==> flow/design.v (excerpt) <==
module pit(
	input               clk,
	input               rst_n,
	output              irq,
	input       [2:0]   io_address,
	input               io_read,
	output reg  [7:0]   io_readdata,
	input               io_write,
	input       [7:0]   io_writedata,
	output              speaker_out,
	input      [27:0]   clock_rate
);
Size in the first run: ~2,200 cells after synthesis, about 320 flip-flops, about 53 I/O pins, roughly 17,000 um2 of cells after synthesis.
make LEC_CHECK=0 CAP_MARGIN=20 CORE_ASPECT_RATIO=1.43 CORE_MARGIN=2 CORE_UTILIZATION=72 CTS_CLUSTER_DIAMETER=53 GPL_ROUTABILITY_DRIVEN=0 MIN_ROUTING_LAYER=met1 PLACE_DENSITY_LB_ADDON=0.05 SETUP_SLACK_MARGIN=0.98 SLEW_MARGIN=20 finish   # period 4.23 ns
run.sh (not shown) runs the stock make flow with config.mk's settings and CLKGATE_MAP_FILE=.
The first run completed, yet does not pass: negative setup slack.
Edit:
==> flow/config.mk (replaced) <==
export PLATFORM = sky130hd
export DESIGN_NAME = pit
export DESIGN_NICKNAME = pit
export VERILOG_FILES = /design/flow/design.v
export SDC_FILE = /design/flow/constraint.sdc
export NUM_CORES = 4
export LEC_CHECK = 0
export CAP_MARGIN = 20
export CORE_MARGIN = 2
export CORE_UTILIZATION = 72
export CTS_CLUSTER_DIAMETER = 32
export SETUP_SLACK_MARGIN = 1.11
export SLEW_MARGIN = 20
==> flow/constraint.sdc (replaced) <==
create_clock -name core_clock -period 4.52 [get_ports {clk}]
set_input_delay 0.9040 -clock core_clock [delete_from_list [all_inputs] [get_ports {clk}]]
set_output_delay 0.9040 -clock core_clock [all_outputs]
set_load 0.01 [all_outputs]
Outcome: The changed run completed with no timing, DRC or antenna violations; first-iteration DRC count went up by a quarter to a third; power goes up by a few percent; combinational power is lower by about a fifth; utilization is higher by 4.8 points; design area went up by a few percent; flip-flop count is unchanged.
Edit:
--- a/flow/config.mk
+++ b/flow/config.mk
@@ -8,6 +8,4 @@
 export CAP_MARGIN = 20
 export CORE_MARGIN = 2
-export CORE_UTILIZATION = 72
-export CTS_CLUSTER_DIAMETER = 32
-export SETUP_SLACK_MARGIN = 1.11
+export CORE_UTILIZATION = 40
 export SLEW_MARGIN = 20
==> flow/constraint.sdc (replaced) <==
create_clock -name core_clock -period 5.47 [get_ports {clk}]
set_input_delay 1.0940 -clock core_clock [delete_from_list [all_inputs] [get_ports {clk}]]
set_output_delay 1.0940 -clock core_clock [all_outputs]
set_load 0.01 [all_outputs]
The new run completed with no timing, DRC or antenna violations. Combinational power goes down by 54%. Clock power goes down by 43%. Routed wire length goes down by 28%. Area after synthesis does not change. Total power goes down by 40%. Cell area goes down by 8.2%. Worst setup slack improved by 0.55 ns.
Edit:
--- a/flow/config.mk
+++ b/flow/config.mk
@@ -8,4 +8,5 @@
 export CAP_MARGIN = 20
 export CORE_MARGIN = 2
-export CORE_UTILIZATION = 40
+export CORE_UTILIZATION = 72
+export PLACE_DENSITY = 0.67
 export SLEW_MARGIN = 20
==> flow/constraint.sdc (replaced) <==
create_clock -name core_clock -period 9.45 [get_ports {clk}]
set_input_delay 1.8900 -clock core_clock [delete_from_list [all_inputs] [get_ports {clk}]]
set_output_delay 1.8900 -clock core_clock [all_outputs]
set_load 0.01 [all_outputs]
What happened: The changed run finished clean. Hold slack gets better by 0.013 ns. Via count goes up by about 5%. Wire length goes down by about 3%. Setup slack gains 3.7 ns. Non-clock buffer count drops by 5.
Edit:
--- a/flow/config.mk
+++ b/flow/config.mk
@@ -8,5 +8,5 @@
 export CAP_MARGIN = 20
 export CORE_MARGIN = 2
-export CORE_UTILIZATION = 72
-export PLACE_DENSITY = 0.67
+export CORE_UTILIZATION = 70
+export CTS_CLUSTER_SIZE = 14
 export SLEW_MARGIN = 20
==> flow/constraint.sdc (replaced) <==
create_clock -name core_clock -period 3.51 [get_ports {clk}]
set_input_delay 0.7020 -clock core_clock [delete_from_list [all_inputs] [get_ports {clk}]]
set_output_delay 0.7020 -clock core_clock [all_outputs]
set_load 0.01 [all_outputs]
This time the run ran to the end with violations: negative setup slack; count of clock-buffer cells in the layout came out higher by 6; sequential share of layout area shrinks by 2.5 points; via count increases by 5.6%; combinational power came out higher to 4.0 times its value; routed wire length goes up by 10%; flip-flop count does not change; global-route usage climbs by 1.2 points; worst setup slack got worse by 5.0 ns; clock power rose to 2.8 times its value; core utilization grows by 3.9 points; register-to-register slack degrades by 5.0 ns.

* * *

run 1:
Starting RTL as in the previous note.
Settings: LEC_CHECK=0, ABC_AREA=1, CAP_MARGIN=20, CELL_PAD_IN_SITES_DETAIL_PLACEMENT=1, CORE_ASPECT_RATIO=0.63, CORE_MARGIN=5, CORE_UTILIZATION=64, GPL_ROUTABILITY_DRIVEN=1, HOLD_SLACK_MARGIN=0.19, MIN_ROUTING_LAYER=met1, PLACE_DENSITY_LB_ADDON=0.29, SETUP_SLACK_MARGIN=2.04, SLEW_MARGIN=5; clock period 6.96 ns.
Run 1 did not finish; a tool error ended it in detailed placement (3_5_place_dp).
### run 1 -> run 2
Settings: changing CORE_UTILIZATION from 64 to 41; removing CORE_ASPECT_RATIO (formerly 0.63); changing SLEW_MARGIN from 5 to 20; changing CORE_MARGIN from 5 to 2; removing SETUP_SLACK_MARGIN (formerly 2.04); removing GPL_ROUTABILITY_DRIVEN (formerly 1); removing PLACE_DENSITY_LB_ADDON (formerly 0.29); removing MIN_ROUTING_LAYER (formerly met1); removing ABC_AREA (formerly 1); removing CELL_PAD_IN_SITES_DETAIL_PLACEMENT (formerly 1); removing HOLD_SLACK_MARGIN (formerly 0.19); changing the clock period (ns, I/O delays scaled along) from 6.96 to 5.47.
### Flow results
Run 2 | stages: all done | timing, DRC, antenna: all pass. Compared with run 1, run 2 shows a area after synthesis that is about 0.4% lower. In the reports for run 1 and run 2, the smaller sequential fraction of the synthesis area belongs to run 1. The die of run 2 is larger than the one used in run 1. Compared to run 1, run 2 has number of library cell types mapped by synthesis about 30% higher. Going from run 1 to run 2, y dimension of the die grows by 49%. Run 2 vs run 1 on pre-placement core utilization: run 2 is the lower one. The higher multiplexer fraction of the synthesized cell area came out of run 2. Post-synthesis share of cell area spent on and, or, nand and nor gates for run 2: 5.0 points down relative to run 1. In the reports for run 1 and run 2, the larger total cell area reported by yosys after synthesis belongs to run 1.
Here is what was changed in the inputs of run 3 compared with run 2.
Settings: CORE_UTILIZATION changed from 41 to 65; the clock period (ns, I/O delays scaled along) changed from 5.47 to 5.12.
--- outcome ---
- NOTE cell area power density run 2->run 3 increased by a little under 10%
- Data-path buffer share of cell area in the final layout delta (run 3 -> run 2): insignificant
- The more densely filled core belongs to run 3, not run 2.
- Measured against each other, run 2 and run 3 differ in global placer's final weighted congestion, the higher figure coming from run 3.
- Relative to run 2, the arrival time at the worst endpoint of run 3 is lower by 0.27 ns.
- Number of cell rows shrinks by more than 10% when moving from run 2 to run 3.
- Summary — combinational power, run 3 relative to run 2: higher, by about 8%.
- Re final setup slack of the worst path: run 3 is 0.11 ns down on run 2.
- Starting density of the core, run 2 and run 3, lower one = run 2.

* * *

Setup of ember:
pit again, from the RTL that the note above started with.
==> flow/config.mk <==
export PLATFORM = sky130hd
export DESIGN_NAME = pit
export DESIGN_NICKNAME = pit
export VERILOG_FILES = /design/flow/design.v
export SDC_FILE = /design/flow/constraint.sdc
export NUM_CORES = 4
export LEC_CHECK = 0
export ABC_AREA = 1
export CAP_MARGIN = 20
export CORE_MARGIN = 2
export CORE_UTILIZATION = 70
export CTS_CLUSTER_SIZE = 14
export PLACE_DENSITY_LB_ADDON = 0.1
export SLEW_MARGIN = 20
==> flow/constraint.sdc <==
create_clock -name core_clock -period 3.39 [get_ports {clk}]
set_input_delay 0.6780 -clock core_clock [delete_from_list [all_inputs] [get_ports {clk}]]
set_output_delay 0.6780 -clock core_clock [all_outputs]
set_load 0.01 [all_outputs]
ember had finished all stages when the layout checks came back failing, citing setup timing.
The inputs of indigo differ from those of ember as listed below.
-- flow/config.mk --
<<< ember, line 9
export CAP_MARGIN = 20
export CORE_MARGIN = 2
export CORE_UTILIZATION = 70
export CTS_CLUSTER_SIZE = 14
export PLACE_DENSITY_LB_ADDON = 0.1
export SLEW_MARGIN = 20
>>> indigo, line 9
export CAP_MARGIN = 20
export CORE_MARGIN = 2
export CORE_UTILIZATION = 72
export CTS_CLUSTER_DIAMETER = 364
export CTS_CLUSTER_SIZE = 14
export PLACE_DENSITY_LB_ADDON = 0.1
export SETUP_SLACK_MARGIN = 1.11
export SLEW_MARGIN = 20
==> flow/constraint.sdc <==
create_clock -name core_clock -period 3.85 [get_ports {clk}]
set_input_delay 0.7700 -clock core_clock [delete_from_list [all_inputs] [get_ports {clk}]]
set_output_delay 0.7700 -clock core_clock [all_outputs]
set_load 0.01 [all_outputs]
### Flow results
indigo went all the way through the flow, and no timing, DRC or antenna check failed. The layout from ember, despite a flow that completed every stage, fails the layout checks, with the failing checks listed as setup timing. Looking only at data required time of the critical path, and setting everything else aside, the lower value of indigo and ember goes to ember. Total routing resource utilization after global routing (lower): ember. Diff ember -> indigo: maximum cell stage delay along the critical path about even; worst hold path stage count now smaller; final-layout setup total negative slack picked up an extra 5.74 ns; power of the combinational group has decreased; layout multi-input combinational cell count barely changed. Delta(routability congestion estimate from global placement, indigo - ember) > 0. Run comparison: indigo start point of the critical path sum[2]; ember start point of the critical path sum[1]. Fraction of the yosys area taken by sequential cells came out exactly the same in indigo and ember. Maximum fanout along the worst path came out lower on indigo than on ember. indigo packs its core more tightly than ember.
The inputs of garnet differ from those of indigo as listed below.
-- flow/config.mk --
<<< indigo, line 10
export CORE_MARGIN = 2
export CORE_UTILIZATION = 72
export CTS_CLUSTER_DIAMETER = 364
export CTS_CLUSTER_SIZE = 14
export PLACE_DENSITY_LB_ADDON = 0.1
export SETUP_SLACK_MARGIN = 1.11
export SLEW_MARGIN = 20
>>> garnet, line 10
export CORE_MARGIN = 2
export CORE_UTILIZATION = 72
export CTS_CLUSTER_DIAMETER = 153
export PLACE_DENSITY_LB_ADDON = 0.08
export SLEW_MARGIN = 20
==> flow/constraint.sdc <==
create_clock -name core_clock -period 3.28 [get_ports {clk}]
set_input_delay 0.6560 -clock core_clock [delete_from_list [all_inputs] [get_ports {clk}]]
set_output_delay 0.6560 -clock core_clock [all_outputs]
set_load 0.01 [all_outputs]
Results
- Final checks on garnet, whose flow otherwise completed, came back failing, citing setup timing.
- Number of global-route vias before repair, garnet vs indigo: up by a few percent
- | power after layout | higher: garnet |
- Buffer-and-inverter tally for the worst setup path, garnet and indigo: smaller value in garnet
- Going from indigo to garnet, portion of the clock cycle consumed by the worst path in the final layout now sits higher; final-report setup violation count saw an increase; time the final worst path needs with I/O delays and setup went down by 0.21 ns; fraction of power consumed by sequential logic now sits lower; area added between synthesis and finish climbed 1.3 points.
Modified inputs, maple compared to garnet
==> flow/config.mk <==
export PLATFORM = sky130hd
export DESIGN_NAME = pit
export DESIGN_NICKNAME = pit
export VERILOG_FILES = /design/flow/design.v
export SDC_FILE = /design/flow/constraint.sdc
export NUM_CORES = 4
export LEC_CHECK = 0
export CAP_MARGIN = 20
export CORE_MARGIN = 2
export CORE_UTILIZATION = 18
export SLEW_MARGIN = 20
==> flow/constraint.sdc <==
create_clock -name core_clock -period 11.3 [get_ports {clk}]
set_input_delay 2.2600 -clock core_clock [delete_from_list [all_inputs] [get_ports {clk}]]
set_output_delay 2.2600 -clock core_clock [all_outputs]
set_load 0.01 [all_outputs]
==> results <==
- NOTE: combinational group share of total power in maple falls short of that of garnet
- Across maple and garnet, a clean result was obtained everywhere but in garnet.
- Count of non-CTS buffers in the layout, maple and garnet: lower on maple
- Comparing maple and garnet, the lower total routing usage reported by global routing is on maple.
- When maple is set beside garnet, its initial antenna violation count turns out to be 1 larger.
- combinational logic as the top power consumer group was reported by garnet, and registers by maple.
- Taking garnet over maple, the number of fillers in the final layout ratio works out to 0.13.

* * *

lane 1:
Starting RTL as in the previous note.
make LEC_CHECK=0 ABC_AREA=1 CAP_MARGIN=20 CORE_MARGIN=2 CORE_UTILIZATION=72 CTS_CLUSTER_DIAMETER=29 PLACE_DENSITY=0.41 SETUP_SLACK_MARGIN=0.92 SLEW_MARGIN=20 finish   # period 3.28 ns
Lane 1 got as far as global routing (5_1_grt), where a tool error ended the run.
Input-level comparison between lane 2 and lane 1:
# lane 1
export LEC_CHECK = 0
export ABC_AREA = 1
export CAP_MARGIN = 20
export CORE_MARGIN = 2
export CORE_UTILIZATION = 72
export CTS_CLUSTER_DIAMETER = 29
export PLACE_DENSITY = 0.41
export SETUP_SLACK_MARGIN = 0.92
export SLEW_MARGIN = 20
create_clock -name core_clock -period 3.28 [get_ports {clk}]
# lane 2
export LEC_CHECK = 0
export CAP_MARGIN = 20
export CORE_MARGIN = 2
export CORE_UTILIZATION = 72
export PLACE_DENSITY = 0.35
export SETUP_SLACK_MARGIN = 2.44
export SLEW_MARGIN = 20
create_clock -name core_clock -period 9.45 [get_ports {clk}]
Results
Per the final summary, lane 2 finished and its layout is clean on timing, DRC and antenna.
Lane 1 did not finish; the tool stopped in global routing (5_1_grt) with error DPL-0038.
Lane 1 -> lane 2: HPWL after detailed placement decreased by more than 10%
Summary of the comparison: xor-xnor portion of the synthesized cell area is higher in lane 2, relative to lane 1.
Total cell area reported by yosys after synthesis of lane 2 falls short of that of lane 1 slightly.
Number of buffers created by CTS in lane 2 is 35 below lane 1.
Input changes introduced in lane 3 (baseline for comparison: lane 2):
# lane 2
export LEC_CHECK = 0
export CAP_MARGIN = 20
export CORE_MARGIN = 2
export CORE_UTILIZATION = 72
export PLACE_DENSITY = 0.35
export SETUP_SLACK_MARGIN = 2.44
export SLEW_MARGIN = 20
create_clock -name core_clock -period 9.45 [get_ports {clk}]
# lane 3
export LEC_CHECK = 0
export CAP_MARGIN = 20
export CORE_MARGIN = 2
export CORE_UTILIZATION = 40
export SLEW_MARGIN = 20
create_clock -name core_clock -period 10.0 [get_ports {clk}]
Notes after the runs:
Total global-route track usage, lane 3 and lane 2: higher on lane 2. Of lane 3 and lane 2, lane 2 shows the lower inserted tap cell count, with lane 3 above it. Fraction of area in registers sits lower in lane 3 than in lane 2. Lower minimum setup slack among reg-to-reg paths was reported by lane 2, not lane 3. Compared with lane 2, lane 3 shows a higher clock-buffer cell count. On clock network latency to the later pin of the worst-skew pair: between lane 3 and lane 2, it ends up lower for lane 3. Final area (higher): lane 3.
Setup changes, lane 3 to lane 4
# lane 3
export LEC_CHECK = 0
export CAP_MARGIN = 20
export CORE_MARGIN = 2
export CORE_UTILIZATION = 40
export SLEW_MARGIN = 20
create_clock -name core_clock -period 10.0 [get_ports {clk}]
# lane 4
export LEC_CHECK = 0
export CAP_MARGIN = 20
export CORE_MARGIN = 2
export CORE_UTILIZATION = 40
export SETUP_SLACK_MARGIN = 0.68
export SLEW_MARGIN = 20
create_clock -name core_clock -period 5.47 [get_ports {clk}]
[summary]
- Per the comparison of lane 4 with lane 3, placed instance count closely matched the old numbers, final instance area has increased, maximum ir drop on the vdd rail now sits higher, arithmetic-cell share of the synthesized area counting full adders, half adders and majority gates now sits at about the same level.
- Length of routed met2 wiring delta for lane 4 relative to lane 3: 2.0% lower
- Layout clock buffer count went down by a few percent going from lane 3 to lane 4.
- On lane 4: logic depth of the worst register-to-register path is 1 lower than what lane 3 gave.
- Lane 4 was carried through to the last stage, and its layout satisfied the timing, design-rule and antenna checks.
- Diff lane 3 -> lane 4 | worst setup slack | decrease of 3.58 ns
- Compared with lane 3, lane 4 shows number of antenna violations at the first check in global routing higher by 1.
- Looking at worst slack on hold paths, lane 4 sits 0.014 ns lower than lane 3 does.
Edits applied to the flow inputs when going from lane 4 to lane 5:
# lane 4
export LEC_CHECK = 0
export CAP_MARGIN = 20
export CORE_MARGIN = 2
export CORE_UTILIZATION = 40
export SETUP_SLACK_MARGIN = 0.68
export SLEW_MARGIN = 20
create_clock -name core_clock -period 5.47 [get_ports {clk}]
# lane 5
export LEC_CHECK = 0
export CAP_MARGIN = 20
export CORE_MARGIN = 2
export CORE_UTILIZATION = 40
export MIN_ROUTING_LAYER = met2
export SLEW_MARGIN = 20
export TNS_END_PERCENT = 5
create_clock -name core_clock -period 10.0 [get_ports {clk}]
## What came out
Area of all placed cells without fillers (lane 5 over lane 4): decrease, about 0.45%. Maximum number of pins on one net before global-route repair, lane 5 and lane 4: lower on lane 4. Layout-stage area growth over the synthesis result for lane 5: 0.50 points down relative to lane 4. No stage failed in lane 5, and the final checks on the layout all came back clean.
Power is estimated from default activity; no workload was simulated.
